`design/flow/design.v`:
```
module regfile(
		input [4:0] wr_num, input [31:0] wr_data, input wr_en,
		input [4:0] rd0_num, output [31:0] rd0_data,
		input [4:0] rd1_num, output [31:0] rd1_data,
		input clk);
    reg[31:0] data [1:31];  
	always @(posedge clk)
        if(wr_en && wr_num!=0) data[wr_num] <= wr_data;
   	assign rd0_data = (rd0_num!=0) ? data[rd0_num] : 32'h00000000;
   	assign rd1_data = (rd1_num!=0) ? data[rd1_num] : 32'h00000000;
endmodule
module mips(input clk, reset,
            input  [31:0] instr_in, data_in,
            output [31:0] instr_addr, data_addr, data_out,
            output        data_rd_wr);
    parameter [31:0] pc_init = 32'h80020000;
    localparam OP_SPECIAL  = 6'b000000, OP_SPECIAL2 = 6'b011100,
               OP_J = 6'b000010, OP_JAL = 6'b000011,
               OP_BEQ = 6'b000100, OP_BNE = 6'b000101,
               OP_ADDIU = 6'b001001, OP_SLTI = 6'b001010, OP_LUI = 6'b001111,
               OP_LW = 6'b100011, OP_SW = 6'b101011;
    localparam FN_SLL = 6'b000000, FN_JR = 6'b001000,
               FN_ADDU = 6'b100001, FN_SUBU = 6'b100011, FN_MUL = 6'b000010;
    localparam A_ADD = 3'd0, A_SUB = 3'd1, A_SLT = 3'd2, A_SLL = 3'd3,
               A_MUL = 3'd4, A_LUI = 3'd5, A_LINK = 3'd6;
    reg  [31:0] pc;
    reg         id_valid;
    reg  [31:0] id_instr, id_pc4;
    wire        stall;
    wire        id_redirect;
    wire [31:0] id_target;
    assign instr_addr = pc;
    always @(posedge clk) begin
        if (reset) begin
            pc       <= pc_init;
            id_valid <= 1'b0;
        end else if (!stall) begin
            pc       <= id_redirect ? id_target : pc + 32'd4;
            id_valid <= 1'b1;
        end
        if (reset || !stall) begin
            id_instr <= instr_in;
            id_pc4   <= pc + 32'd4;
        end
    end
    wire [5:0]  op    = id_instr[31:26];
    wire [4:0]  f_rs  = id_instr[25:21];
    wire [4:0]  f_rt  = id_instr[20:16];
    wire [4:0]  f_rd  = id_instr[15:11];
    wire [4:0]  f_sa  = id_instr[10:6];
    wire [5:0]  fn    = id_instr[5:0];
    wire [15:0] f_imm = id_instr[15:0];
    wire [31:0] simm  = {{16{f_imm[15]}}, f_imm};
    reg        d_use_rs, d_use_rt, d_wr, d_load, d_store, d_imm, d_br_rs;
    reg        d_beq, d_bne, d_j, d_jr;
    reg [4:0]  d_dst;
    reg [2:0]  d_alu;
    always @* begin
        d_use_rs = 1'b0; d_use_rt = 1'b0; d_wr = 1'b0; d_load = 1'b0;
        d_store = 1'b0; d_imm = 1'b0; d_beq = 1'b0; d_bne = 1'b0;
        d_j = 1'b0; d_jr = 1'b0; d_dst = 5'd0; d_alu = A_ADD; d_br_rs = 1'b0;
        case (op)
            OP_ADDIU: begin d_use_rs = 1'b1; d_wr = 1'b1; d_dst = f_rt; d_imm = 1'b1; d_alu = A_ADD; end
            OP_SLTI:  begin d_use_rs = 1'b1; d_wr = 1'b1; d_dst = f_rt; d_imm = 1'b1; d_alu = A_SLT; end
            OP_LUI:   begin d_wr = 1'b1; d_dst = f_rt; d_alu = A_LUI; end
            OP_LW:    begin d_use_rs = 1'b1; d_wr = 1'b1; d_dst = f_rt; d_imm = 1'b1; d_load = 1'b1; end
            OP_SW:    begin d_use_rs = 1'b1; d_use_rt = 1'b1; d_imm = 1'b1; d_store = 1'b1; end
            OP_BEQ:   begin d_use_rs = 1'b1; d_use_rt = 1'b1; d_beq = 1'b1; end
            OP_BNE:   begin d_use_rs = 1'b1; d_use_rt = 1'b1; d_bne = 1'b1; end
            OP_J:     begin d_j = 1'b1; end
            OP_JAL:   begin d_j = 1'b1; d_wr = 1'b1; d_dst = 5'd31; d_alu = A_LINK; end
            OP_SPECIAL: case (fn)
                FN_SLL:  begin d_use_rt = 1'b1; d_wr = 1'b1; d_dst = f_rd; d_alu = A_SLL; end
                FN_JR:   begin d_use_rs = 1'b1; d_jr = 1'b1; end
                FN_SUBU: begin d_use_rs = 1'b1; d_use_rt = 1'b1; d_wr = 1'b1; d_dst = f_rd; d_alu = A_SUB; end
                default: begin d_use_rs = 1'b1; d_use_rt = 1'b1; d_wr = 1'b1; d_dst = f_rd; d_alu = A_ADD; end  
            endcase
            OP_SPECIAL2: if (fn == FN_MUL) begin
                d_use_rs = 1'b1; d_use_rt = 1'b1; d_wr = 1'b1; d_dst = f_rd; d_alu = A_MUL;
            end
            default: ;
        endcase
        if (d_dst == 5'd0) d_wr = 1'b0;
    end
    wire d_branch = d_beq | d_bne | d_jr;    
    reg        wb_wr;
    reg [4:0]  wb_dst;
    reg [31:0] wb_res;
    wire [31:0] rf_rs, rf_rt;
    regfile regs(.wr_num(wb_dst), .wr_data(wb_res), .wr_en(wb_wr),
                 .rd0_num(f_rs), .rd0_data(rf_rs),
                 .rd1_num(f_rt), .rd1_data(rf_rt),
                 .clk(clk));
    wire [31:0] id_rs_wb = (wb_wr && wb_dst == f_rs) ? wb_res : rf_rs;
    wire [31:0] id_rt_wb = (wb_wr && wb_dst == f_rt) ? wb_res : rf_rt;
    reg        ex_valid, ex_wr, ex_load, ex_store, ex_imm;
    reg [4:0]  ex_dst, ex_rs, ex_rt, ex_sa;
    reg [2:0]  ex_alu;
    reg [31:0] ex_a, ex_b, ex_simm, ex_link;
    reg        me_valid, me_wr, me_load, me_store;
    reg [4:0]  me_dst;
    reg [31:0] me_res, me_sdata;
    wire [31:0] br_rs = (me_valid && me_wr && me_dst == f_rs) ? me_res : id_rs_wb;
    wire [31:0] br_rt = (me_valid && me_wr && me_dst == f_rt) ? me_res : id_rt_wb;
    wire hz_rs = d_use_rs && f_rs != 5'd0;
    wire hz_rt = d_use_rt && f_rt != 5'd0;
    wire ex_hit = ex_valid && ex_wr && ((hz_rs && ex_dst == f_rs) || (hz_rt && ex_dst == f_rt));
    wire me_hit = me_valid && me_wr && me_load && ((hz_rs && me_dst == f_rs) || (hz_rt && me_dst == f_rt));
    assign stall = id_valid && ((ex_hit && (ex_load || d_branch)) || (me_hit && d_branch));
    wire br_eq = (br_rs == br_rt);
    assign id_redirect = id_valid && !stall &&
                         (d_j || d_jr || (d_beq && br_eq) || (d_bne && !br_eq));
    assign id_target = d_jr ? br_rs :
                       d_j  ? {id_pc4[31:28], id_instr[25:0], 2'b00} :
                              id_pc4 + {simm[29:0], 2'b00};
    always @(posedge clk) begin
        if (reset) begin
            ex_valid <= 1'b0;
        end else begin
            ex_valid <= id_valid && !stall;
        end
        ex_wr    <= d_wr && id_valid && !stall;
        ex_load  <= d_load;
        ex_store <= d_store && id_valid && !stall;
        ex_imm   <= d_imm;
        ex_alu   <= d_alu;
        ex_dst   <= d_dst;
        ex_rs    <= f_rs;
        ex_rt    <= f_rt;
        ex_sa    <= f_sa;
        ex_a     <= id_rs_wb;
        ex_b     <= id_rt_wb;
        ex_simm  <= simm;
        ex_link  <= id_pc4 + 32'd4;
    end
    wire [31:0] fa = (me_valid && me_wr && me_dst == ex_rs) ? me_res :
                     (wb_wr && wb_dst == ex_rs) ? wb_res : ex_a;
    wire [31:0] fb = (me_valid && me_wr && me_dst == ex_rt) ? me_res :
                     (wb_wr && wb_dst == ex_rt) ? wb_res : ex_b;
    wire [31:0] opb = ex_imm ? ex_simm : fb;
    reg [31:0] alu_y;
    always @* begin
        case (ex_alu)
            A_SUB:   alu_y = fa - opb;
            A_SLT:   alu_y = {31'd0, $signed(fa) < $signed(opb)};
            A_SLL:   alu_y = fb << ex_sa;
            A_MUL:   alu_y = fa * fb;
            A_LUI:   alu_y = {ex_simm[15:0], 16'd0};
            A_LINK:  alu_y = ex_link;
            default: alu_y = fa + opb;
        endcase
    end
    always @(posedge clk) begin
        if (reset) begin
            me_valid <= 1'b0;
            me_store <= 1'b0;
        end else begin
            me_valid <= ex_valid;
            me_store <= ex_valid && ex_store;
        end
        me_wr    <= ex_valid && ex_wr;
        me_load  <= ex_load;
        me_dst   <= ex_dst;
        me_res   <= alu_y;
        me_sdata <= fb;
    end
    assign data_addr  = me_res;
    assign data_out   = me_sdata;
    assign data_rd_wr = ~me_store;
    always @(posedge clk) begin
        if (reset) wb_wr <= 1'b0;
        else       wb_wr <= me_valid && me_wr;
        wb_dst <= me_dst;
        wb_res <= me_load ? data_in : me_res;
    end
endmodule
```
`design/flow/run.sh`:
```
#!/bin/bash
# the make line also repeats each setting of config.mk as NAME=value (left out here)
make -C /OpenROAD-flow-scripts/flow DESIGN_CONFIG=/design/flow/config.mk WORK_HOME=/design/flow/orfs CLKGATE_MAP_FILE= finish
```
`design/flow/config.mk`:
```
export PLATFORM = sky130hd
export DESIGN_NAME = mips
export DESIGN_NICKNAME = mips
export VERILOG_FILES = /design/flow/design.v
export SDC_FILE = /design/flow/constraint.sdc
export NUM_CORES = 4
export LEC_CHECK = 0
export CAP_MARGIN = 20
export CELL_PAD_IN_SITES_DETAIL_PLACEMENT = 2
export CELL_PAD_IN_SITES_GLOBAL_PLACEMENT = 2
export CORE_ASPECT_RATIO = 0.64
export CORE_MARGIN = 2
export CORE_UTILIZATION = 58
export CTS_CLUSTER_DIAMETER = 238
export CTS_CLUSTER_SIZE = 66
export HOLD_SLACK_MARGIN = 0.09
export MAX_ROUTING_LAYER = met4
export PLACE_DENSITY = 0.39
export SETUP_SLACK_MARGIN = 1.39
export SLEW_MARGIN = 15
export TNS_END_PERCENT = 80
```
`design/flow/constraint.sdc`:
```
create_clock -name core_clock -period 8.62 [get_ports {clk}]
set_input_delay 1.7240 -clock core_clock [delete_from_list [all_inputs] [get_ports {clk}]]
set_output_delay 1.7240 -clock core_clock [all_outputs]
set_load 0.01 [all_outputs]
```
==> Changelog: implementation, run 1 <==
## Implementation

- Result of the run: aborted with a tool error
- Stop stage: 3_5_place_dp
- Stop err: [ERROR DPL-0033] detailed placement checks failed during check placement.
- YS warnings: 2
- Number of standard cells after synthesis: 6903
- Die H: 309 µm
- Most popular library cell in the synthesized design by count: edfxtp_1
- I/O pin count: 163
- Max-area cell share: 37.7%
- Library cells used by synthesis: 97
- Primary FF master, synth: edfxtp_1
- Core footprint: 0.144 mm²
- Number of nets in the synthesized netlist: 7597
- Post-synth EDFFs: 1056
- Die outline area: 0.148 mm²
- Starting density of the core: 58.6%
- Synthesized cell area: 0.0841 mm²
- Number of rows created at floorplan: 111
- Share of the synthesized netlist area taken by xor and xnor gates: 2.82%
- Area fraction in compound gates: 9.88%
- Die width: 480 µm
- Top post-synthesis cells by count: 1056 x edfxtp_1, 681 x nor2_1, 550 x inv_1, 531 x nand2_1, 451 x mux4_2
- Most area-hungry cell type in the Yosys netlist: edfxtp_1
- Mux share: 15.9%
- Area reported by Yosys stat: 0.0841 mm²
- Avg Inst Size Synth: 12.2 µm²
- Number of storage elements in the synthesis netlist: 1348
- Main area contributors after synthesis: edfxtp_1 38%, mux4_2 12%, fa_1 9.8%, dfxtp_1 6.9%, ha_1 3.2%
- Sequential cell area fraction in the yosys report: 44.6%
- Simple-gate share of the synthesized area: 8.64%
- Number of cells in Yosys stat: 6903
- Async set or reset register ratio after synthesis: 0%
- Main logic family: multiplexers
- Number of buffers added on ports: 162
- Gpl congestion: 1.10
- Adder-cell share of the synthesized area: 13.0%
-- through the flow --
stage / cells / area, µm² / hold slack [ns]
floorplan: 6903 / 84500 / 0.331
global placement: 9096 / 91200 / 0.342
==> run 2: changes to the inputs <==
Settings changed: CAP_MARGIN 20 to 40, CELL_PAD_IN_SITES_DETAIL_PLACEMENT 2 to not set, CELL_PAD_IN_SITES_GLOBAL_PLACEMENT 2 to not set, CORE_ASPECT_RATIO 0.64 to not set, CORE_UTILIZATION 58 to 70, CTS_CLUSTER_DIAMETER 238 to not set, CTS_CLUSTER_SIZE 66 to 39, HOLD_SLACK_MARGIN 0.09 to 0.3, MAX_ROUTING_LAYER met4 to not set, PLACE_DENSITY 0.39 to not set, SETUP_SLACK_MARGIN 1.39 to 1.53, SLEW_MARGIN 15 to 20, TNS_END_PERCENT 80 to not set.
Clock period 8.62 ns to 9.23 ns, I/O delays scaled along.
==> run 2 against run 1 <==
Effect of this change:
- now clean on timing, DRC and antenna
- synthesized cell count unchanged
- synthesized area unchanged
- die size decreased by 17%
==> Changelog: implementation, run 2 <==
### Implementation results

- Multi-input gate area: 0.0434 mm²
- Avg Inst Size Synth: 12.2 µm²
- Final Hold Viols: 0
- Largest net degree at the start of global routing: 122
- Largest fanout on the critical path: 18
- Time the worst path needs with I/O delays and setup: 8.84 ns
- CTS tree: yes
- Worst setup path startpoint: ex_rt[4]
- Clock-pin slew on the worst setup and hold paths: 0.06 ns
- Gpl congestion: 1.12
- Total stage count of the critical path: 32
- Cell depth of the worst hold path: 0
- CTS Buffer Depth: 3
- # Max-Cap Violations: 0
- Number of sinks on the clock net: 1348
- Worst setup slack before clock tree synthesis: -0.0225 ns
- CTS H-tree depth: 4
- Path class of the lowest-slack min-delay path: reg2reg
- Worst-case clock skew: 0.0555 ns
- Layout Area Growth over Synthesis: 14.1%
- Via count of the first global-routing pass: 68200
- HPWL reported at the end of detailed placement: 218000 µm
- Final Core Density: 80.3%
- Starting density of the core: 70.4%
- Buf/Inv on CP: 5
- Worst reg-to-reg path cell count: 32
- Mux share: 15.9%
- Number of cells in Yosys stat: 6903
- Adder-cell share of the synthesized area: 13.0%
- Die outline area: 0.123 mm²
- Initial antenna violation count: 34
- Global-route wire length before repair: 478000 µm
- Share of the synthesized netlist area taken by xor and xnor gates: 2.82%
- Via count: 71000
- Die H: 351 µm
- DRC marker count from the first detailed-route iteration: 14800
- Final tally of setup violations: 0
- Main logic family: multiplexers
- Die width: 351 µm
- Number of filler cells placed in the layout: 6658
- Crit Path Class: reg2reg
- Via/cell ratio: 7.86
- Number of storage elements in the synthesis netlist: 1348
- Post-layout nets: 7970
- Arr. time, crit path: 9.57 ns
- Overall track demand over capacity in global routing: 55.6%
- Upper clock frequency limit: 113 MHz
- Crit. End Element: flop
- R2r setup slk: 0.39 ns
- Primary FF master, synth: edfxtp_1
- Area fraction in compound gates: 9.88%
- Setup TNS after final layout: 0 ns
- Most area-hungry cell type in the Yosys netlist: edfxtp_1
- Cell family contributing the most delay on the critical path: adder cells
- Storage element area: 0.0376 mm²
- DRC errors left: 0
- Slew at the pin closest to its max-slew limit: 1.38 ns
- Capture point of the critical path: me_res[25]
- I/O pin count: 163
- YS warnings: 2
- Reg-to-Reg End: me_res[25]
- Destination of the worst hold path: me_load
- Number of nets in the synthesized netlist: 7597
- Number of buffers added on ports: 162
- Most Frequent Cell on Critical Path: fa_1
- Async set or reset register ratio after synthesis: 0%
- Detailed Route WL: 349000 µm
- Number of clock buffers inserted by TritonCTS: 141
- Sequential cell area fraction in the yosys report: 44.6%
- Simple-gate share of the synthesized area: 8.64%
- Unrepaired setup endpoints after global routing: true
- Per-cell routed wire length: 38.7 µm
- Final Worst Setup Slack: 0.386 ns
- Count of antenna-violating nets left after detailed routing: 0
- Design Area, Final: 0.0960 mm²
- Main area contributors after synthesis: edfxtp_1 38%, mux4_2 12%, fa_1 9.8%, dfxtp_1 6.9%, ha_1 3.2%
- Number of rows created at floorplan: 127
- Launch instance of the worst min-delay path: ex_load
- Core footprint: 0.119 mm²
- Highest cell delay on the worst timing path: 0.54 ns
- Crit path required time: 9.95 ns
- Part of the cycle the worst path needs: 95.8%
- Library cells used by synthesis: 97
- Clock root buffer master: clkbuf_16
- Area reported by Yosys stat: 0.0841 mm²
- Max-area cell share: 37.7%
- Top post-synthesis cells by count: 1056 x edfxtp_1, 681 x nor2_1, 550 x inv_1, 531 x nand2_1, 451 x mux4_2
- Clock insertion delay at the later pin of the skew report: 0.84 ns
- Critical-path top delay cell: fa_1
- Reg-to-reg startpoint: ex_rt[4]
- Number of warnings in the stage logs: 72
- Synthesized cell area: 0.0841 mm²
- Result of the run: complete, no violations
- Overflow left after global routing: 0
- Critical Path Start Type: flop
- First-pass iteration count of the detailed router: 17
- Placed Area: 0.0891 mm²
- Worst slew margin: 8.30%
- Most popular library cell in the synthesized design by count: edfxtp_1
- Post-synth EDFFs: 1056
- Final slew viol count: 0
- Number of standard cells after synthesis: 6903
==> run 2: area by class of cell <==
cell class	count	share of cell area [%]
diodes	26	0.0678
clock buffers	180	3.91
clock inverters	78	0.808
inverters	581	2.34
multi-input cells	4535	45.3
flip-flops and latches	1348	39.2
well taps	1612	2.10
repair buffers	669	6.33
==> run 2: metal layers <==
layer  part of all wire [%]  vias up  wire (µm)  global-route usage [%]
met5                   0.21        -        750                   0.432
met1                     30    33700     106000                    68.8
li1                       -    26100          -                       -
met4                    9.6       43      33400                    37.1
met2                     39     8497     137000                    74.5
met3                     21     2576      71800                    30.7
==> run 2: timing repair <==
item                                    CTS  global route
gates cloned                              1             2
endpoints found under the setup margin   22            22
setup buffers                            53            61
gates resized                           112           140
pin swaps                                42            96
hold buffers                              0             0
==> run 2: stage by stage <==
step | std cells | hold slack (ns)
after detailed placement | 8602 | 0.338
after global routing | 9006 | 0.357
final | 9029 | 0.353
after floorplan | 6903 | 0.331
after global placement | 8573 | 0.336
after CTS | 8914 | 0.351
==> run 3: changes to the inputs <==
Settings changed: CAP_MARGIN 40 to 20, CORE_UTILIZATION 70 to 62, CTS_CLUSTER_SIZE 39 to not set, HOLD_SLACK_MARGIN 0.3 to not set, PLACE_DENSITY set to 0.6, SETUP_SLACK_MARGIN 1.53 to not set.
Clock period 9.23 ns to 8.05 ns, I/O delays scaled along.
==> run 3 against run 2 <==
Effect of this change:
- now fails the layout checks on negative setup slack
- count of clock-buffer cells in the layout fell by 11
- highest routed layer unchanged
- register-to-register slack worse by 0.97 ns
- core utilization decreased by 7.5 points
- die size increased by 13%
- sequential share of layout area is 0.98 points lower
- non-clock buffer count increased by 188
- critical path depth is 1 lower
- synthesized cell count unchanged
- hold slack worse by 0.0047 ns
==> Changelog: implementation, run 3 <==
### Implementation results

- Result of the run: finished with violations
- Checks failing in the layout checks: negative setup slack
- Per-cell routed wire length: 35.2 µm
- Launch instance of the worst min-delay path: ex_load
- Reg-to-Reg End: me_res[23]
- Avg Inst Size Synth: 12.2 µm²
- Synthesized cell area: 0.0841 mm²
- Adder-cell share of the synthesized area: 13.0%
- Share of the synthesized netlist area taken by xor and xnor gates: 2.82%
- CTS Buffer Depth: 3
- Crit Path Class: reg2reg
- Final Hold Viols: 0
- Worst setup path startpoint: wb_dst[4]
- Area reported by Yosys stat: 0.0841 mm²
- Largest net degree at the start of global routing: 85
- Path class of the lowest-slack min-delay path: reg2reg
- Highest cell delay on the worst timing path: 0.58 ns
- Main logic family: multiplexers
- Final slew viol count: 0
- R2r setup slk: -0.59 ns
- Main area contributors after synthesis: edfxtp_1 38%, mux4_2 12%, fa_1 9.8%, dfxtp_1 6.9%, ha_1 3.2%
- Number of standard cells after synthesis: 6903
- Starting density of the core: 62.3%
- Simple-gate share of the synthesized area: 8.64%
- Overflow left after global routing: 0
- Most area-hungry cell type in the Yosys netlist: edfxtp_1
- Capture point of the critical path: me_res[23]
- Worst setup slack before clock tree synthesis: -0.811 ns
- Cell family contributing the most delay on the critical path: adder cells
- Most Frequent Cell on Critical Path: fa_1
- Post-layout nets: 8159
- HPWL reported at the end of detailed placement: 229000 µm
- Cell depth of the worst hold path: 0
- Number of nets in the synthesized netlist: 7597
- Upper clock frequency limit: 116 MHz
- Max-area cell share: 37.7%
- Critical-path top delay cell: fa_1
- YS warnings: 2
- Final Core Density: 72.8%
- Reg-to-reg startpoint: wb_dst[4]
- Async set or reset register ratio after synthesis: 0%
- Gpl congestion: 1.06
- Most popular library cell in the synthesized design by count: edfxtp_1
- Via/cell ratio: 7.17
- Die outline area: 0.139 mm²
- I/O pin count: 163
- Unrepaired setup endpoints after global routing: true
- Die H: 372 µm
- Worst reg-to-reg path cell count: 31
- Critical Path Start Type: flop
- Hold buffer count at CTS: 0
- DRC marker count from the first detailed-route iteration: 11800
- Worst-case clock skew: 0.0678 ns
- Library cells used by synthesis: 97
- Final Worst Setup Slack: -0.588 ns
- Number of sinks on the clock net: 1348
- Clock-pin slew on the worst setup and hold paths: 0.06 ns
- Total stage count of the critical path: 31
- Via count: 67200
- Number of clock buffers inserted by TritonCTS: 143
- Number of warnings in the stage logs: 63
- Top post-synthesis cells by count: 1056 x edfxtp_1, 681 x nor2_1, 550 x inv_1, 531 x nand2_1, 451 x mux4_2
- Destination of the worst hold path: me_load
- Final tally of setup violations: 20
- Number of storage elements in the synthesis netlist: 1348
- Count of antenna-violating nets left after detailed routing: 0
- # Max-Cap Violations: 0
- Post-synth EDFFs: 1056
- Number of buffers added on ports: 162
- Number of rows created at floorplan: 135
- Worst slew margin: 12.2%
- Buf/Inv on CP: 9
- Number of cells in Yosys stat: 6903
- Via count of the first global-routing pass: 64600
- Clock insertion delay at the later pin of the skew report: 0.82 ns
- CTS H-tree depth: 4
- Slew at the pin closest to its max-slew limit: 1.32 ns
- Time the worst path needs with I/O delays and setup: 8.64 ns
- Clock root buffer master: clkbuf_16
- CTS tree: yes
- First-pass iteration count of the detailed router: 9
- Sequential cell area fraction in the yosys report: 44.6%
- Crit path required time: 8.68 ns
- Primary FF master, synth: edfxtp_1
- Crit. End Element: flop
- Detailed Route WL: 330000 µm
- Layout Area Growth over Synthesis: 17.0%
- Die width: 372 µm
- Initial antenna violation count: 21
- Arr. time, crit path: 9.27 ns
- Area fraction in compound gates: 9.88%
- Core footprint: 0.135 mm²
- Global-route wire length before repair: 462000 µm
- Overall track demand over capacity in global routing: 47.5%
- Part of the cycle the worst path needs: 107%
- Largest fanout on the critical path: 6
- Mux share: 15.9%
- DRC errors left: 0
## run 3: stage by stage
stage / setup TNS (ns) / instances / area, µm² / hold slack, ns
after floorplan: -0.0192 / 6903 / 84300 / 0.331
after global placement: -9.24 / 9050 / 91800 / 0.335
after detailed placement: -11.21 / 9052 / 91800 / 0.339
after CTS: -6.23 / 9342 / 97700 / 0.347
after global routing: -11.54 / 9360 / 98400 / 0.350
final: -7.41 / 9368 / 98400 / 0.348
## run 3: final cells by class
| class | count | area, µm² |
|---|---|---|
| repair buffers | 857 | 7790 |
| well taps | 1781 | 2230 |
| multi-input cells | 4534 | 43700 |
| clock buffers | 169 | 3750 |
| diodes | 9 | 22.5 |
| inverters | 581 | 2230 |
| flip-flops and latches | 1348 | 37600 |
| clock inverters | 89 | 1090 |
| fillers | 8961 | 36700 |
## run 3: layer usage
layer	global-route usage, %	part of all wire [%]	vias up
met3	18.8	17	1220
met4	24.3	6.6	18
met5	0	0.033	-
li1	-	-	26500
met1	64.8	35	33300
met2	66.1	41	6133
## run 3: repair_timing
| item | 4_1_cts | 5_1_grt |
|---|---|---|
| pin swaps | 115 | 110 |
| gates cloned | 1 | 1 |
| setup buffers | 37 | 17 |
| resized | 182 | 98 |
| setup endpoints to repair | 20 | 22 |
==> run 4: changes to the inputs <==
Settings changed: CORE_UTILIZATION 62 to 70, CTS_CLUSTER_DIAMETER set to 29, CTS_CLUSTER_SIZE set to 33.
Clock period 8.05 ns to 7.24 ns, I/O delays scaled along.
==> run 4 against run 3 <==
Effect of this change:
- synthesized area unchanged
- synthesized cell count unchanged
- die size down 11%
- the flow now stops in 5_1_grt
==> Changelog: implementation, run 4 <==
## Implementation

- Share of the synthesized netlist area taken by xor and xnor gates: 2.82%
- Number of standard cells after synthesis: 6903
- Placed cells: 8971
- Number of storage elements in the synthesis netlist: 1348
- CTS H-tree depth: 5
- I/O pin count: 163
- Die width: 351 µm
- Starting density of the core: 70.4%
- Die outline area: 0.123 mm²
- Sequential cell area fraction in the yosys report: 44.6%
- Core footprint: 0.119 mm²
- Overall track demand over capacity in global routing: 80.6%
- Gpl congestion: 1.07
- Max-area cell share: 37.7%
- Stop stage: 5_1_grt
- Area fraction in compound gates: 9.88%
- Overflow left after global routing: 3093
- Synthesized cell area: 0.0841 mm²
- Number of clock buffers inserted by TritonCTS: 293
- Number of buffers added on ports: 162
- Number of nets in the synthesized netlist: 7597
- CTS Buffer Depth: 4
- Post-synth EDFFs: 1056
- Stop err: [ERROR GRT-0116] Global routing finished with congestion. Check the congestion regions in the DRC Viewer.
- Async set or reset register ratio after synthesis: 0%
- Main logic family: multiplexers
- Number of rows created at floorplan: 127
- Top post-synthesis cells by count: 1056 x edfxtp_1, 681 x nor2_1, 550 x inv_1, 531 x nand2_1, 451 x mux4_2
- HPWL reported at the end of detailed placement: 249000 µm
- Area reported by Yosys stat: 0.0841 mm²
- Primary FF master, synth: edfxtp_1
- Clock root buffer master: clkbuf_16
- YS warnings: 2
- Most area-hungry cell type in the Yosys netlist: edfxtp_1
- Main area contributors after synthesis: edfxtp_1 38%, mux4_2 12%, fa_1 9.8%, dfxtp_1 6.9%, ha_1 3.2%
- Simple-gate share of the synthesized area: 8.64%
- Die H: 351 µm
- Library cells used by synthesis: 97
- Number of cells in Yosys stat: 6903
- Result of the run: aborted with a tool error
- Number of sinks on the clock net: 1348
- Avg Inst Size Synth: 12.2 µm²
- Adder-cell share of the synthesized area: 13.0%
- Most popular library cell in the synthesized design by count: edfxtp_1
- Mux share: 15.9%
## run 4: routing by layer
metal,overflow,global-route usage [%]
met2,2149,99.3
met3,52,63.9
met1,62,80.0
met5,6,37.6
met4,824,78.6
## run 4: per-stage QoR
step	hold WS [ns]	setup slack, ns	cell area, µm²	setup TNS, ns	util (%)
CTS	0.370	-1.42	103000	-24.30	86.2
detailed placement	0.335	-1.51	92400	-26.29	77.4
global placement	0.334	-1.40	92400	-23.51	77.4
floorplan	0.331	-0.828	84500	-8.58	-
## run 4: what timing repair did
item,4_1_cts
resized,110
hold buffers,0
setup endpoints to repair,24
pin swaps,51
setup buffers,13
==> run 5: changes to the inputs <==
Settings changed: CTS_CLUSTER_DIAMETER 29 to not set, CTS_CLUSTER_SIZE 33 to 39, PLACE_DENSITY 0.6 to not set, SETUP_SLACK_MARGIN set to 1.53.
Clock period 7.24 ns to 9.36 ns, I/O delays scaled along.
==> run 5 against run 4 <==
Effect of this change:
- now clean on timing, DRC and antenna
- synthesized area stayed put
- synthesized cell count stayed put
- die size stayed put
==> Changelog: implementation, run 5 <==
### Implementation results

- Result of the run: complete, no violations
- DRC errors left: 0
- Main area contributors after synthesis: edfxtp_1 38%, mux4_2 12%, fa_1 9.8%, dfxtp_1 6.9%, ha_1 3.2%
- Design Area, Final: 0.0950 mm²
- Upper clock frequency limit: 115 MHz
- Mux share: 15.9%
- Time the worst path needs with I/O delays and setup: 8.69 ns
- Path class of the lowest-slack min-delay path: reg2reg
- Slew at the pin closest to its max-slew limit: 1.29 ns
- Number of sinks on the clock net: 1348
- Capture point of the critical path: me_res[25]
- Top post-synthesis cells by count: 1056 x edfxtp_1, 681 x nor2_1, 550 x inv_1, 531 x nand2_1, 451 x mux4_2
- Die width: 351 µm
- R2r setup slk: 0.67 ns
- Layout Area Growth over Synthesis: 13.0%
- Post-layout nets: 7854
- Worst-case clock skew: 0.0480 ns
- Avg Inst Size Synth: 12.2 µm²
- Largest net degree at the start of global routing: 105
- Critical Path Start Type: flop
- CTS tree: yes
- # Max-Cap Violations: 0
- Die H: 351 µm
- Crit Path Class: reg2reg
- Reg-to-reg startpoint: ex_rt[4]
- Overflow left after global routing: 0
- Cell family contributing the most delay on the critical path: adder cells
- Hold buffer count at CTS: 0
- Clock root buffer master: clkbuf_16
- Most area-hungry cell type in the Yosys netlist: edfxtp_1
- Worst slew margin: 13.7%
- Placed Area: 0.0885 mm²
- Setup TNS after final layout: 0 ns
- Clock-pin slew on the worst setup and hold paths: 0.07 ns
- Via count of the first global-routing pass: 66100
- YS warnings: 2
- Synthesized cell area: 0.0841 mm²
- Area fraction in compound gates: 9.88%
- Worst setup path startpoint: ex_rt[4]
- Launch instance of the worst min-delay path: ex_load
- Final tally of setup violations: 0
- Per-cell routed wire length: 37.1 µm
- Number of rows created at floorplan: 127
- Overall track demand over capacity in global routing: 53.5%
- Worst reg-to-reg path cell count: 38
- Share of the synthesized netlist area taken by xor and xnor gates: 2.82%
- Number of nets in the synthesized netlist: 7597
- Simple-gate share of the synthesized area: 8.64%
- Most popular library cell in the synthesized design by count: edfxtp_1
- DRC marker count from the first detailed-route iteration: 14400
- Starting density of the core: 70.4%
- Critical-path top delay cell: or4_4
- Crit. End Element: flop
- Destination of the worst hold path: me_load
- Library cells used by synthesis: 97
- Number of clock buffers inserted by TritonCTS: 140
- Reg-to-Reg End: me_res[25]
- Final slew viol count: 0
- Sequential cell area fraction in the yosys report: 44.6%
- Number of filler cells placed in the layout: 6992
- Gpl congestion: 1.08
- Part of the cycle the worst path needs: 92.8%
- First-pass iteration count of the detailed router: 16
- HPWL reported at the end of detailed placement: 213000 µm
- Number of cells in Yosys stat: 6903
- Via count: 68600
- Post-synth EDFFs: 1056
- Total stage count of the critical path: 38
- I/O pin count: 163
- Arr. time, crit path: 9.41 ns
- CTS H-tree depth: 4
- Die outline area: 0.123 mm²
- Count of antenna-violating nets left after detailed routing: 0
- Number of standard cells after synthesis: 6903
- Main logic family: multiplexers
- Async set or reset register ratio after synthesis: 0%
- Crit path required time: 10.08 ns
- Multi-input gate area: 0.0434 mm²
- Unrepaired setup endpoints after global routing: true
- Cell depth of the worst hold path: 0
- Number of buffers added on ports: 162
- Number of warnings in the stage logs: 72
- Number of storage elements in the synthesis netlist: 1348
- Adder-cell share of the synthesized area: 13.0%
- Detailed Route WL: 330000 µm
- Area reported by Yosys stat: 0.0841 mm²
- Primary FF master, synth: edfxtp_1
- Buf/Inv on CP: 11
- Max-area cell share: 37.7%
- Most Frequent Cell on Critical Path: fa_1
- Via/cell ratio: 7.69
- Initial antenna violation count: 27
- Largest fanout on the critical path: 8
- Storage element area: 0.0376 mm²
- Highest cell delay on the worst timing path: 0.57 ns
- CTS Buffer Depth: 3
- Global-route wire length before repair: 460000 µm
- Core footprint: 0.119 mm²
- Final Hold Viols: 0
- Clock insertion delay at the later pin of the skew report: 0.84 ns
run 5: repair_timing:
action | CTS | global route
gates resized | 133 | 77
pin swaps | 91 | 61
gates cloned | 2 | 2
buffers inserted | 60 | 27
setup endpoints to repair | 23 | 23
run 5: metal layers:
| metal | global-route usage [%] | part of all wire, % | vias to the layer above | wire, µm |
|---|---|---|---|---|
| met5 | 0.824 | 0.13 | - | 420 |
| met4 | 33.8 | 8.8 | 33 | 29000 |
| met3 | 27.8 | 20 | 2079 | 64700 |
| met2 | 72.7 | 40 | 7728 | 132000 |
| met1 | 67.3 | 31 | 32800 | 104000 |
| li1 | - | - | 25900 | - |
run 5: layout make-up:
cell class	instances	area share (%)
Multi-Input combinational cell	4535	45.7
Timing Repair Buffer	554	5.28
Inverter	581	2.32
Sequential cell	1348	39.6
Tap cell	1612	2.12
Clock buffer	181	3.96
Antenna cell	23	0.0606
Clock inverter	75	0.963
run 5: metrics by stage:
stage / hold WS, ns / utilization, % / setup WS (ns) / std cells
after floorplan: 0.331 / - / 1.29 / 6903
after global placement: 0.336 / 74.0 / 0.374 / 8533
after detailed placement: 0.339 / 74.1 / 0.251 / 8535
after CTS: 0.351 / 78.9 / 0.948 / 8853
after global routing: 0.359 / 79.5 / 0.497 / 8889
final: 0.354 / 79.5 / 0.672 / 8909
==> run 6: changes to the inputs <==
Settings changed: CELL_PAD_IN_SITES_DETAIL_PLACEMENT set to 2, CELL_PAD_IN_SITES_GLOBAL_PLACEMENT set to 2, CORE_ASPECT_RATIO set to 0.64, CORE_UTILIZATION 70 to 58, CTS_CLUSTER_SIZE 39 to 66, HOLD_SLACK_MARGIN set to 0.09, MAX_ROUTING_LAYER set to met4, PLACE_DENSITY set to 0.39, SETUP_SLACK_MARGIN 1.53 to 2.12, SLEW_MARGIN 20 to 15, TNS_END_PERCENT set to 80.
Clock period 9.36 ns to 7.89 ns, I/O delays scaled along.
==> run 6 against run 5 <==
Effect of this change:
- the flow now stops in 3_5_place_dp
- die size rose by 21%
- synthesized area is the same
- synthesized cell count unchanged
==> Changelog: implementation, run 6 <==
## Implementation

- Simple-gate share of the synthesized area: 8.64%
- Top post-synthesis cells by count: 1056 x edfxtp_1, 681 x nor2_1, 550 x inv_1, 531 x nand2_1, 451 x mux4_2
- Library cells used by synthesis: 97
- Number of standard cells after synthesis: 6903
- Area reported by Yosys stat: 0.0841 mm²
- Main area contributors after synthesis: edfxtp_1 38%, mux4_2 12%, fa_1 9.8%, dfxtp_1 6.9%, ha_1 3.2%
- Core footprint: 0.144 mm²
- Most popular library cell in the synthesized design by count: edfxtp_1
- Die outline area: 0.148 mm²
- Number of buffers added on ports: 162
- Starting density of the core: 58.6%
- Main logic family: multiplexers
- Share of the synthesized netlist area taken by xor and xnor gates: 2.82%
- Adder-cell share of the synthesized area: 13.0%
- Die H: 309 µm
- Number of cells in Yosys stat: 6903
- YS warnings: 2
- Number of nets in the synthesized netlist: 7597
- I/O pin count: 163
- Area fraction in compound gates: 9.88%
- Primary FF master, synth: edfxtp_1
- Stop stage: 3_5_place_dp
- Post-synth EDFFs: 1056
- Die width: 480 µm
- Stop err: [ERROR DPL-0033] detailed placement checks failed during check placement.
- Sequential cell area fraction in the yosys report: 44.6%
- Number of storage elements in the synthesis netlist: 1348
- Mux share: 15.9%
- Async set or reset register ratio after synthesis: 0%
- Max-area cell share: 37.7%
- Most area-hungry cell type in the Yosys netlist: edfxtp_1
- Result of the run: aborted with a tool error
- Avg Inst Size Synth: 12.2 µm²
- Gpl congestion: 1.13
- Synthesized cell area: 0.0841 mm²
- Number of rows created at floorplan: 111
run 6: through the flow:
| step | instances | setup slack [ns] | hold WS, ns |
|---|---|---|---|
| after floorplan | 6903 | -0.178 | 0.331 |
| after global placement | 9224 | -1.06 | 0.340 |
==> run 7: changes to the inputs <==
Settings changed: CELL_PAD_IN_SITES_DETAIL_PLACEMENT 2 to not set, CELL_PAD_IN_SITES_GLOBAL_PLACEMENT 2 to not set, CORE_ASPECT_RATIO 0.64 to not set, CORE_UTILIZATION 58 to 40, CTS_CLUSTER_SIZE 66 to not set, HOLD_SLACK_MARGIN 0.09 to not set, MAX_ROUTING_LAYER met4 to not set, PLACE_DENSITY 0.39 to not set, PLACE_DENSITY_LB_ADDON set to 0.07, SETUP_SLACK_MARGIN 2.12 to 0.07, SLEW_MARGIN 15 to 20, TNS_END_PERCENT 80 to not set.
Clock period 7.89 ns to 11.0 ns, I/O delays scaled along.
==> run 7 against run 6 <==
Effect of this change:
- now clean on timing, DRC and antenna
- synthesized cell count unchanged
- die size increased by 44%
- synthesized area unchanged
==> Changelog: implementation, run 7 <==
### Implementation results

- Via count of the first global-routing pass: 62200
- Simple-gate share of the synthesized area: 8.64%
- Final Hold Viols: 0
- Number of clock buffers inserted by TritonCTS: 160
- Main logic family: multiplexers
- Time the worst path needs with I/O delays and setup: 10.50 ns
- Final instance count without filler cells: 10000
- Worst setup path startpoint: wb_dst[2]
- Slew at the pin closest to its max-slew limit: 1.31 ns
- Number of sinks on the clock net: 1348
- I/O pin count: 163
- Clock insertion delay at the later pin of the skew report: 0.84 ns
- Count of antenna-violating nets left after detailed routing: 0
- Capture point of the critical path: me_res[24]
- Number of nets in the synthesized netlist: 7597
- Unrepaired setup endpoints after global routing: false
- Critical Path Start Type: flop
- Share of the synthesized netlist area taken by xor and xnor gates: 2.82%
- Via count: 62800
- Final Worst Setup Slack: 0.497 ns
- Clock-pin slew on the worst setup and hold paths: 0.06 ns
- Upper clock frequency limit: 95.2 MHz
- Overall track demand over capacity in global routing: 33.0%
- Number of storage elements in the synthesis netlist: 1348
- Placed cells: 9698
- CTS tree: yes
- Worst-case clock skew: 0.0484 ns
- Number of cells in Yosys stat: 6903
- Die outline area: 0.214 mm²
- Buf/Inv on CP: 7
- Starting density of the core: 40.2%
- Minimum hold slack: 0.353 ns
- YS warnings: 2
- Mux share: 15.9%
- Post-layout nets: 7749
- Die H: 463 µm
- Path class of the lowest-slack min-delay path: reg2reg
- First-pass iteration count of the detailed router: 6
- Per-cell routed wire length: 35.9 µm
- Hold buffer count at CTS: 0
- Reg-to-reg startpoint: wb_dst[2]
- Overflow left after global routing: 0
- Final slew viol count: 0
- Area reported by Yosys stat: 0.0841 mm²
- Largest fanout on the critical path: 21
- R2r setup slk: 0.50 ns
- Setup TNS after final layout: 0 ns
- Clock root buffer master: clkbuf_16
- Max-area cell share: 37.7%
- Crit. End Element: flop
- Via/cell ratio: 6.28
- Sequential cell area fraction in the yosys report: 44.6%
- Number of warnings in the stage logs: 58
- Highest cell delay on the worst timing path: 0.64 ns
- Post-CTS sizing: 0
- Number of buffers added on ports: 162
- Worst reg-to-reg path cell count: 33
- Detailed Route WL: 359000 µm
- Destination of the worst hold path: me_load
- Crit Path Class: reg2reg
- Area fraction in compound gates: 9.88%
- Gpl congestion: 0.991
- Library cells used by synthesis: 97
- Placed Area: 0.0896 mm²
- Main area contributors after synthesis: edfxtp_1 38%, mux4_2 12%, fa_1 9.8%, dfxtp_1 6.9%, ha_1 3.2%
- Number of filler cells placed in the layout: 19400
- Reg-to-Reg End: me_res[24]
- # Max-Cap Violations: 0
- Buffer count from post-CTS setup fixing: 0
- Cell depth of the worst hold path: 0
- DRC errors left: 0
- Cell family contributing the most delay on the critical path: adder cells
- Arr. time, crit path: 11.20 ns
- CTS Buffer Depth: 3
- Primary FF master, synth: edfxtp_1
- Launch instance of the worst min-delay path: ex_load
- Worst slew margin: 12.7%
- Async set or reset register ratio after synthesis: 0%
- Post-synth EDFFs: 1056
- Largest net degree at the start of global routing: 83
- Core footprint: 0.209 mm²
- Adder-cell share of the synthesized area: 13.0%
- Crit path required time: 11.70 ns
- Result of the run: complete, no violations
- Initial antenna violation count: 20
- Most Frequent Cell on Critical Path: fa_1
- Critical-path top delay cell: a21o_1
- Part of the cycle the worst path needs: 95.5%
- Layout Area Growth over Synthesis: 12.8%
- Avg Inst Size Synth: 12.2 µm²
- Number of rows created at floorplan: 168
- Synthesized cell area: 0.0841 mm²
- Final tally of setup violations: 0
- HPWL reported at the end of detailed placement: 244000 µm
- Die width: 463 µm
- Global-route wire length before repair: 497000 µm
- DRC marker count from the first detailed-route iteration: 7895
- Total stage count of the critical path: 33
- Number of standard cells after synthesis: 6903
- Most popular library cell in the synthesized design by count: edfxtp_1
- CTS H-tree depth: 4
- Design Area, Final: 0.0949 mm²
- Most area-hungry cell type in the Yosys netlist: edfxtp_1
- Worst setup slack before clock tree synthesis: 0.692 ns
- Top post-synthesis cells by count: 1056 x edfxtp_1, 681 x nor2_1, 550 x inv_1, 531 x nand2_1, 451 x mux4_2
[run 7: cell type report]
class | instances | area, µm² | share of cell area (%)
repair buffers | 430 | 3730 | 3.94
clock inverters | 68 | 743 | 0.784
well taps | 2805 | 3510 | 3.70
flip-flops and latches | 1348 | 37600 | 39.6
multi-input cells | 4534 | 42600 | 44.9
inverters | 581 | 2180 | 2.30
clock buffers | 224 | 4440 | 4.68
diodes | 13 | 32.5 | 0.0343
[run 7: layer usage]
| metal | track usage, % | part of all wire, % |
|---|---|---|
| met5 | 0 | 0.0075 |
| met4 | 13.1 | 4.4 |
| met3 | 7.59 | 10 |
| met2 | 48.8 | 43 |
| met1 | 47.0 | 42 |
[run 7: metrics by stage]
| stage | utilization [%] |
|---|---|
| after floorplan | - |
| after global placement | 42.8 |
| after detailed placement | 42.8 |
| after CTS | 45.3 |
| after global routing | 45.3 |
| final | 45.3 |
==> run 8: changes to the inputs <==
Settings changed: CORE_UTILIZATION 40 to 63, MAX_ROUTING_LAYER set to met4, PLACE_DENSITY set to 0.6, PLACE_DENSITY_LB_ADDON 0.07 to not set, SETUP_SLACK_MARGIN 0.07 to not set.
Clock period 11.0 ns to 8.06 ns, I/O delays scaled along.
==> run 8 against run 7 <==
Effect of this change:
- now fails the layout checks on negative setup slack
- final area grew 3.1%
- non-clock buffer count up 413
- cell count is 6.4% lower
- core utilization rose by 28 points
- sequential share of layout area fell by 1.2 points
- flip-flop count unchanged
- critical endpoint is now me_res[25]
==> Changelog: implementation, run 8 <==
### Implementation results

- Crit Path Class: reg2reg
- GR peak layer: met2
- Gpl congestion: 1.06
- Placed Area: 0.0918 mm²
- Simple-gate share of the synthesized area: 8.64%
- Crit path required time: 8.72 ns
- Die width: 369 µm
- Die H: 369 µm
- CTS Buffer Depth: 3
- Launch instance of the worst min-delay path: ex_load
- Largest fanout on the critical path: 7
- Number of clock buffers inserted by TritonCTS: 140
- Time the worst path needs with I/O delays and setup: 8.59 ns
- Clock-pin slew on the worst setup and hold paths: 0.06 ns
- CTS H-tree depth: 4
- Largest net degree at the start of global routing: 75
- Sequential cell area fraction in the yosys report: 44.6%
- Unrepaired setup endpoints after global routing: true
- Post-layout nets: 8142
- Area reported by Yosys stat: 0.0841 mm²
- Buf/Inv on CP: 8
- Upper clock frequency limit: 116 MHz
- Detailed Route WL: 337000 µm
- Cell depth of the worst hold path: 0
- Adder-cell share of the synthesized area: 13.0%
- Mux share: 15.9%
- Cell family contributing the most delay on the critical path: adder cells
- Design Area, Final: 0.0978 mm²
- Core footprint: 0.133 mm²
- Final Worst Setup Slack: -0.531 ns
- R2r setup slk: -0.53 ns
- Number of standard cells after synthesis: 6903
- Layout Area Growth over Synthesis: 16.3%
- CTS tree: yes
- Overall track demand over capacity in global routing: 50.6%
- Top post-synthesis cells by count: 1056 x edfxtp_1, 681 x nor2_1, 550 x inv_1, 531 x nand2_1, 451 x mux4_2
- Via/cell ratio: 7.28
- Per-cell routed wire length: 36.0 µm
- Count of antenna-violating nets left after detailed routing: 0
- Library cells used by synthesis: 97
- Met2 Usage GRT: 68.9%
- Critical-path top delay cell: fa_1
- Number of buffers added on ports: 162
- YS warnings: 2
- Most Frequent Cell on Critical Path: fa_1
- DRC marker count from the first detailed-route iteration: 12700
- Most area-hungry cell type in the Yosys netlist: edfxtp_1
- Starting density of the core: 63.3%
- Number of nets in the synthesized netlist: 7597
- Total stage count of the critical path: 35
- Path class of the lowest-slack min-delay path: reg2reg
- Number of rows created at floorplan: 134
- Highest cell delay on the worst timing path: 0.62 ns
- Worst reg-to-reg path cell count: 35
- Reg-to-reg startpoint: ex_rt[4]
- Die outline area: 0.136 mm²
- Final tally of setup violations: 18
- Initial antenna violation count: 30
- Number of sinks on the clock net: 1348
- Reg-to-Reg End: me_res[25]
- Setup TNS after final layout: -5.38 ns
- Area fraction in compound gates: 9.88%
- Result of the run: finished with violations
- Checks failing in the layout checks: negative setup slack
- Primary FF master, synth: edfxtp_1
- Avg Inst Size Synth: 12.2 µm²
- DRC errors left: 0
- HPWL reported at the end of detailed placement: 231000 µm
- Worst slew margin: 11.4%
- Final Core Density: 73.6%
- Clock insertion delay at the later pin of the skew report: 0.82 ns
- Worst setup path startpoint: ex_rt[4]
- Number of storage elements in the synthesis netlist: 1348
- Arr. time, crit path: 9.26 ns
- Synthesized cell area: 0.0841 mm²
- Met3 track utilization from global routing: 20.8%
- I/O pin count: 163
- Via count: 68200
- Worst-case clock skew: 0.0655 ns
- Critical Path Start Type: flop
- Part of the cycle the worst path needs: 107%
- Crit. End Element: flop
- Final Hold Viols: 0
- Main area contributors after synthesis: edfxtp_1 38%, mux4_2 12%, fa_1 9.8%, dfxtp_1 6.9%, ha_1 3.2%
- Destination of the worst hold path: me_load
- Number of cells in Yosys stat: 6903
- Clock root buffer master: clkbuf_16
- Overflow left after global routing: 0
- Post-synth EDFFs: 1056
- Minimum hold slack: 0.361 ns
- Main logic family: multiplexers
- Slew at the pin closest to its max-slew limit: 1.30 ns
- Met1 Resource Use GR: 64.2%
- Number of warnings in the stage logs: 63
- # Max-Cap Violations: 0
- Global-route wire length before repair: 471000 µm
- Final slew viol count: 0
- Max-area cell share: 37.7%
- Via count of the first global-routing pass: 66200
- First-pass iteration count of the detailed router: 8
- Share of the synthesized netlist area taken by xor and xnor gates: 2.82%
- Capture point of the critical path: me_res[25]
- Hold buffer count at CTS: 0
- Most popular library cell in the synthesized design by count: edfxtp_1
- Async set or reset register ratio after synthesis: 0%
[run 8: timing repair]
| action | 4_1_cts | 5_1_grt |
|---|---|---|
| resized | 85 | 132 |
| setup endpoints to repair | 20 | 21 |
| pin swaps | 5 | 93 |
| cloned | 0 | 3 |
| buffers inserted | 7 | 33 |
[run 8: final cells by class]
type | count | area (µm²)
diodes | 44 | 110
repair buffers | 843 | 7640
clock inverters | 80 | 888
inverters | 581 | 2200
fillers | 8628 | 35100
flip-flops and latches | 1348 | 37600
well taps | 1768 | 2210
clock buffers | 168 | 3690
multi-input cells | 4534 | 43500
[run 8: layer usage]
metal  up-vias  part of all wire, %  wire length (µm)
met4         0                  7.2             24200
met5         -                    0                 0
li1      26500                    -                 -
met1     33300                   34            114000
met3      1690                   17             58300
met2      6719                   42            141000
[run 8: per-stage QoR]
step	std cells	setup WS, ns
after global placement	9030	-0.492
after global routing	9355	-0.737
final	9366	-0.531
after floorplan	6903	-0.0132
after detailed placement	9032	-0.566
after CTS	9287	-0.423
==> run 9: changes to the inputs <==
Settings changed: ABC_AREA set to 1, CAP_MARGIN 20 to 0, CORE_UTILIZATION 63 to 40, GPL_TIMING_DRIVEN set to 0, PLACE_DENSITY 0.6 to not set, TNS_END_PERCENT set to 25.
Clock period 8.06 ns to 11.0 ns, I/O delays scaled along.
==> run 9 against run 8 <==
Effect of this change:
- fails the layout checks on max-capacitance violations, max-slew violations, negative setup slack
- global-route usage rose by 0.71 points
- non-clock buffer count grew 94
- sequential share of layout area is 1.6 points lower
- flip-flop count is the same
- worst setup slack better by 0.51 ns
- count of clock-buffer cells in the layout grew 27
- final area up 4.3%
- first-iteration DRC count up 64%
- largest cell class unchanged
==> Changelog: implementation, run 9 <==
### Implementation results

- Main logic family: simple AND/OR/NAND/NOR gates
- Post-CTS sizing: 4
- Primary FF master, synth: edfxtp_1
- Worst reg-to-reg path cell count: 34
- Gpl congestion: 1.14
- Sequential cell area fraction in the yosys report: 42.7%
- Number of warnings in the stage logs: 58
- Worst-case clock skew: 0.0707 ns
- YS warnings: 2
- Slew at the pin closest to its max-slew limit: 1.52 ns
- Initial antenna violation count: 99
- Layout Area Growth over Synthesis: 16.1%
- Via count of the first global-routing pass: 83900
- Die H: 473 µm
- Post-synth EDFFs: 1056
- Number of sinks on the clock net: 1348
- Core footprint: 0.219 mm²
- Final Hold Viols: 0
- Largest net degree at the start of global routing: 39
- Top post-synthesis cells by count: 1962 x nand2_1, 1320 x inv_1, 1191 x nand3_1, 1056 x edfxtp_1, 801 x o21ai_0
- Worst setup slack before clock tree synthesis: -0.374 ns
- DRC marker count from the first detailed-route iteration: 20700
- Design Area, Final: 0.102 mm²
- Worst slew margin: -1.28%
- Critical Path Start Type: flop
- Reg-to-Reg End: me_res[25]
- Placed cells: 13500
- Destination of the worst hold path: wb_dst[3]
- # Max-Cap Violations: 1
- Worst setup path startpoint: wb_dst[0]
- Critical-path top delay cell: clkbuf_1
- Final Core Density: 46.6%
- Via/cell ratio: 6.71
- Clock insertion delay at the later pin of the skew report: 0.92 ns
- Checks failing in the layout checks: max-capacitance violations, max-slew violations, negative setup slack
- Hold buffer count at CTS: 0
- Most area-hungry cell type in the Yosys netlist: edfxtp_1
- DRC errors left: 0
- Synthesized cell area: 0.0879 mm²
- Path class of the lowest-slack min-delay path: reg2reg
- Starting density of the core: 40.1%
- Global-route wire length before repair: 747000 µm
- Setup TNS after final layout: -0.0247 ns
- Number of buffers added on ports: 161
- Final tally of setup violations: 1
- Final instance count without filler cells: 14000
- CTS tree: yes
- Post-layout nets: 11500
- Arr. time, crit path: 11.75 ns
- Main area contributors after synthesis: edfxtp_1 36%, fa_1 9.4%, nand2_1 8.4%, nand3_1 6.8%, dfxtp_1 6.7%
- Most Frequent Cell on Critical Path: fa_1
- R2r setup slk: -0.02 ns
- Simple-gate share of the synthesized area: 19.2%
- CTS Buffer Depth: 3
- Result of the run: finished with violations
- Count of antenna-violating nets left after detailed routing: 0
- Die width: 473 µm
- Final slew viol count: 11
- First-pass iteration count of the detailed router: 14
- Total stage count of the critical path: 34
- Number of nets in the synthesized netlist: 11000
- Cell depth of the worst hold path: 0
- Clock-pin slew on the worst setup and hold paths: 0.06 ns
- Overall track demand over capacity in global routing: 51.3%
- Largest fanout on the critical path: 10
- Reg-to-reg startpoint: wb_dst[0]
- Via count: 93800
- I/O pin count: 163
- Unrepaired setup endpoints after global routing: false
- Number of filler cells placed in the layout: 21300
- Adder-cell share of the synthesized area: 12.5%
- Per-cell routed wire length: 41.0 µm
- Number of standard cells after synthesis: 10300
- Mux share: 0.0570%
- Area fraction in compound gates: 14.6%
- Placed Area: 0.0958 mm²
- Overflow left after global routing: 0
- Part of the cycle the worst path needs: 100%
- Avg Inst Size Synth: 8.51 µm²
- Share of the synthesized netlist area taken by xor and xnor gates: 1.43%
- Buf/Inv on CP: 6
- Max-area cell share: 36.1%
- Final Worst Setup Slack: -0.0247 ns
- Upper clock frequency limit: 90.7 MHz
- Die outline area: 0.223 mm²
- Number of storage elements in the synthesis netlist: 1348
- Area reported by Yosys stat: 0.0879 mm²
- CTS H-tree depth: 4
- Clock root buffer master: clkbuf_16
- Buffer count from post-CTS setup fixing: 0
- Crit. End Element: flop
- Capture point of the critical path: me_res[25]
- Highest cell delay on the worst timing path: 0.82 ns
- Launch instance of the worst min-delay path: me_dst[3]
- Library cells used by synthesis: 68
- Number of cells in Yosys stat: 10300
- Minimum hold slack: 0.355 ns
- Number of clock buffers inserted by TritonCTS: 160
- Crit path required time: 11.72 ns
- Crit Path Class: reg2reg
- HPWL reported at the end of detailed placement: 424000 µm
- Detailed Route WL: 572000 µm
- Time the worst path needs with I/O delays and setup: 11.02 ns
- Most popular library cell in the synthesized design by count: nand2_1
- Cell family contributing the most delay on the critical path: adder cells
- Async set or reset register ratio after synthesis: 0%
- Number of rows created at floorplan: 172
-- run 9: area by class of cell --
cell class / instances / area, µm² / area share (%)
inverter: 1363 / 5120 / 5.02
antenna: 173 / 433 / 0.424
clock inverter: 106 / 1480 / 1.45
timing repair buffer: 298 / 4040 / 3.96
clock buffer: 195 / 4200 / 4.11
tap: 2871 / 3590 / 3.52
multi-input combinational: 6975 / 42300 / 41.5
buffer: 639 / 3270 / 3.20
sequential: 1348 / 37600 / 36.8
-- run 9: routing by layer --
| layer | up-vias | track usage [%] | wire length, µm |
|---|---|---|---|
| met5 | - | - | 0 |
| met4 | 0 | 31.3 | 46200 |
| met3 | 2397 | 27.1 | 101000 |
| met2 | 9613 | 64.1 | 212000 |
| met1 | 45700 | 63.9 | 212000 |
| li1 | 36000 | - | - |
==> run 10: changes to the inputs <==
Settings changed: CAP_MARGIN 0 to 40, CELL_PAD_IN_SITES_DETAIL_PLACEMENT set to 2, CELL_PAD_IN_SITES_GLOBAL_PLACEMENT set to 2, CORE_ASPECT_RATIO set to 0.64, CORE_UTILIZATION 40 to 58, CTS_CLUSTER_DIAMETER set to 350, CTS_CLUSTER_SIZE set to 10, GPL_ROUTABILITY_DRIVEN set to 0, MIN_ROUTING_LAYER set to met2, PLACE_DENSITY set to 0.39, SLEW_MARGIN 20 to 15, TNS_END_PERCENT 25 to 90.
Clock period 11.0 ns to 8.62 ns, I/O delays scaled along.
==> run 10 against run 9 <==
Effect of this change:
- the run now fails in 3_1_place_gp_skip_io
- die size decreased by 31%
- synthesized cell count unchanged
- synthesized area unchanged
==> Changelog: implementation, run 10 <==
## Implementation

- Starting density of the core: 58.3%
- Number of storage elements in the synthesis netlist: 1348
- Result of the run: aborted with a tool error
- Stop err: [ERROR GPL-0301] Utilization 106.540 % exceeds 100%.
- Core footprint: 0.151 mm²
- Main logic family: simple AND/OR/NAND/NOR gates
- Die H: 315 µm
- Main area contributors after synthesis: edfxtp_1 36%, fa_1 9.4%, nand2_1 8.4%, nand3_1 6.8%, dfxtp_1 6.7%
- Simple-gate share of the synthesized area: 19.2%
- Sequential cell area fraction in the yosys report: 42.7%
- Area reported by Yosys stat: 0.0879 mm²
- Adder-cell share of the synthesized area: 12.5%
- Primary FF master, synth: edfxtp_1
- Avg Inst Size Synth: 8.51 µm²
- Max-area cell share: 36.1%
- Stop stage: 3_1_place_gp_skip_io
- YS warnings: 2
- Synthesized cell area: 0.0879 mm²
- Die width: 491 µm
- Area fraction in compound gates: 14.6%
- Share of the synthesized netlist area taken by xor and xnor gates: 1.43%
- Async set or reset register ratio after synthesis: 0%
- Most area-hungry cell type in the Yosys netlist: edfxtp_1
- Number of standard cells after synthesis: 10300
- Most popular library cell in the synthesized design by count: nand2_1
- Die outline area: 0.155 mm²
- Mux share: 0.0570%
- Number of cells in Yosys stat: 10300
- Library cells used by synthesis: 68
- Post-synth EDFFs: 1056
- Number of rows created at floorplan: 114
- Number of nets in the synthesized netlist: 11000
- Top post-synthesis cells by count: 1962 x nand2_1, 1320 x inv_1, 1191 x nand3_1, 1056 x edfxtp_1, 801 x o21ai_0
==> run 11: changes to the inputs <==
Settings changed: ABC_AREA 1 to not set, CAP_MARGIN 40 to 20, CELL_PAD_IN_SITES_DETAIL_PLACEMENT 2 to not set, CELL_PAD_IN_SITES_GLOBAL_PLACEMENT 2 to not set, CORE_ASPECT_RATIO 0.64 to not set, CORE_UTILIZATION 58 to 40, CTS_CLUSTER_DIAMETER 350 to not set, CTS_CLUSTER_SIZE 10 to not set, GPL_ROUTABILITY_DRIVEN 0 to not set, GPL_TIMING_DRIVEN 0 to not set, MAX_ROUTING_LAYER met4 to not set, MIN_ROUTING_LAYER met2 to not set, PLACE_DENSITY 0.39 to 0.6, SETUP_SLACK_MARGIN set to 2.53, SLEW_MARGIN 15 to 20, TNS_END_PERCENT 90 to not set.
Clock period 8.62 ns to 10.0 ns, I/O delays scaled along.
==> run 11 against run 10 <==
Effect of this change:
- the run now finishes clean
- synthesized area decreased by 4.3%
- die size grew 38%
- synthesized cell count decreased by 33%
==> Changelog: implementation, run 11 <==
### Implementation results

- Total stage count of the critical path: 28
- Critical-path top delay cell: fa_1
- Sequential cell area fraction in the yosys report: 44.6%
- Most Frequent Cell on Critical Path: fa_1
- Area reported by Yosys stat: 0.0841 mm²
- Worst-case clock skew: 0.0623 ns
- DRC errors left: 0
- Reg-to-Reg End: me_res[27]
- R2r setup slk: 1.39 ns
- Core footprint: 0.209 mm²
- Overflow left after global routing: 0
- Clock insertion delay at the later pin of the skew report: 0.85 ns
- Detailed Route WL: 330000 µm
- Clock root buffer master: clkbuf_16
- CTS Buffer Depth: 3
- Worst reg-to-reg path cell count: 28
- Reg-to-reg startpoint: wb_dst[3]
- Number of filler cells placed in the layout: 18800
- Worst setup path startpoint: wb_dst[3]
- Time the worst path needs with I/O delays and setup: 8.61 ns
- Gpl congestion: 0.988
- HPWL reported at the end of detailed placement: 227000 µm
- Starting density of the core: 40.2%
- Largest fanout on the critical path: 10
- Layout Area Growth over Synthesis: 15.1%
- Unrepaired setup endpoints after global routing: true
- First-pass iteration count of the detailed router: 8
- Crit. End Element: flop
- Destination of the worst hold path: me_load
- Number of rows created at floorplan: 168
- Max-area cell share: 37.7%
- Part of the cycle the worst path needs: 86.1%
- Clock-pin slew on the worst setup and hold paths: 0.06 ns
- Die width: 463 µm
- Capture point of the critical path: me_res[27]
- Critical Path Start Type: flop
- CTS tree: yes
- Synthesized cell area: 0.0841 mm²
- CTS H-tree depth: 4
- Library cells used by synthesis: 97
- Post-layout nets: 7857
- Multi-input gate area: 0.0436 mm²
- Buf/Inv on CP: 5
- Main area contributors after synthesis: edfxtp_1 38%, mux4_2 12%, fa_1 9.8%, dfxtp_1 6.9%, ha_1 3.2%
- I/O pin count: 163
- Die outline area: 0.214 mm²
- Primary FF master, synth: edfxtp_1
- Storage element area: 0.0376 mm²
- Result of the run: complete, no violations
- Number of nets in the synthesized netlist: 7597
- Final Hold Viols: 0
- Via count: 63700
- Highest cell delay on the worst timing path: 0.57 ns
- YS warnings: 2
- Path class of the lowest-slack min-delay path: reg2reg
- Number of storage elements in the synthesis netlist: 1348
- Post-synth EDFFs: 1056
- Largest net degree at the start of global routing: 123
- Final slew viol count: 0
- Crit path required time: 10.73 ns
- Upper clock frequency limit: 116 MHz
- # Max-Cap Violations: 0
- Mux share: 15.9%
- Number of buffers added on ports: 162
- Slew at the pin closest to its max-slew limit: 1.38 ns
- Via count of the first global-routing pass: 62600
- Most area-hungry cell type in the Yosys netlist: edfxtp_1
- Async set or reset register ratio after synthesis: 0%
- Avg Inst Size Synth: 12.2 µm²
- Main logic family: multiplexers
- Adder-cell share of the synthesized area: 13.0%
- Placed cells: 9700
- Number of cells in Yosys stat: 6903
- Setup TNS after final layout: 0 ns
- Simple-gate share of the synthesized area: 8.64%
- Share of the synthesized netlist area taken by xor and xnor gates: 2.82%
- Cell depth of the worst hold path: 0
- Most popular library cell in the synthesized design by count: edfxtp_1
- Via/cell ratio: 6.31
- Number of standard cells after synthesis: 6903
- DRC marker count from the first detailed-route iteration: 9203
- Global-route wire length before repair: 464000 µm
- Area fraction in compound gates: 9.88%
- Cell family contributing the most delay on the critical path: adder cells
- Number of clock buffers inserted by TritonCTS: 150
- Top post-synthesis cells by count: 1056 x edfxtp_1, 681 x nor2_1, 550 x inv_1, 531 x nand2_1, 451 x mux4_2
- Minimum hold slack: 0.363 ns
- Number of sinks on the clock net: 1348
- Number of warnings in the stage logs: 64
- Launch instance of the worst min-delay path: ex_load
- Per-cell routed wire length: 32.7 µm
- Final tally of setup violations: 0
- Overall track demand over capacity in global routing: 30.1%
- Crit Path Class: reg2reg
- Arr. time, crit path: 9.34 ns
- Hold buffer count at CTS: 0
- Initial antenna violation count: 6
- Final instance count without filler cells: 10100
- Die H: 463 µm
- Worst slew margin: 7.36%
- Count of antenna-violating nets left after detailed routing: 0
-- run 11: per-layer routing --
layer | vias to the layer above | share of wire [%] | global-route usage (%)
met5 | - | 0.0024 | 0
met4 | 2 | 6.9 | 17.7
met3 | 953 | 11 | 6.58
met2 | 4366 | 45 | 46.3
met1 | 32500 | 37 | 39.2
li1 | 25900 | - | -
-- run 11: stage by stage --
step                      utilization [%]  worst slack (ns)  cell area (µm²)
final                                46.2              1.39            96800
after global routing                 46.2              1.22            96800
after CTS                            45.8              1.55            95800
after detailed placement             42.9             0.459            89700
after global placement               42.9             0.497            89700
after floorplan                         -              1.93            84400
-- run 11: what timing repair did --
action / in CTS / in global routing
pin swaps: 35 / 54
resized: 144 / 132
setup endpoints to repair: 24 / 23
gates cloned: 5 / 1
setup buffers: 66 / 44
-- run 11: layout make-up --
type | instances | share of cell area, %
tap | 2805 | 3.63
multi-input combinational | 4538 | 45.0
antenna | 3 | 0.00776
timing repair inverter | 1 | 0.00517
timing repair buffer | 543 | 5.04
clock buffer | 194 | 4.20
sequential | 1348 | 38.9
inverter | 581 | 2.34
clock inverter | 78 | 0.892
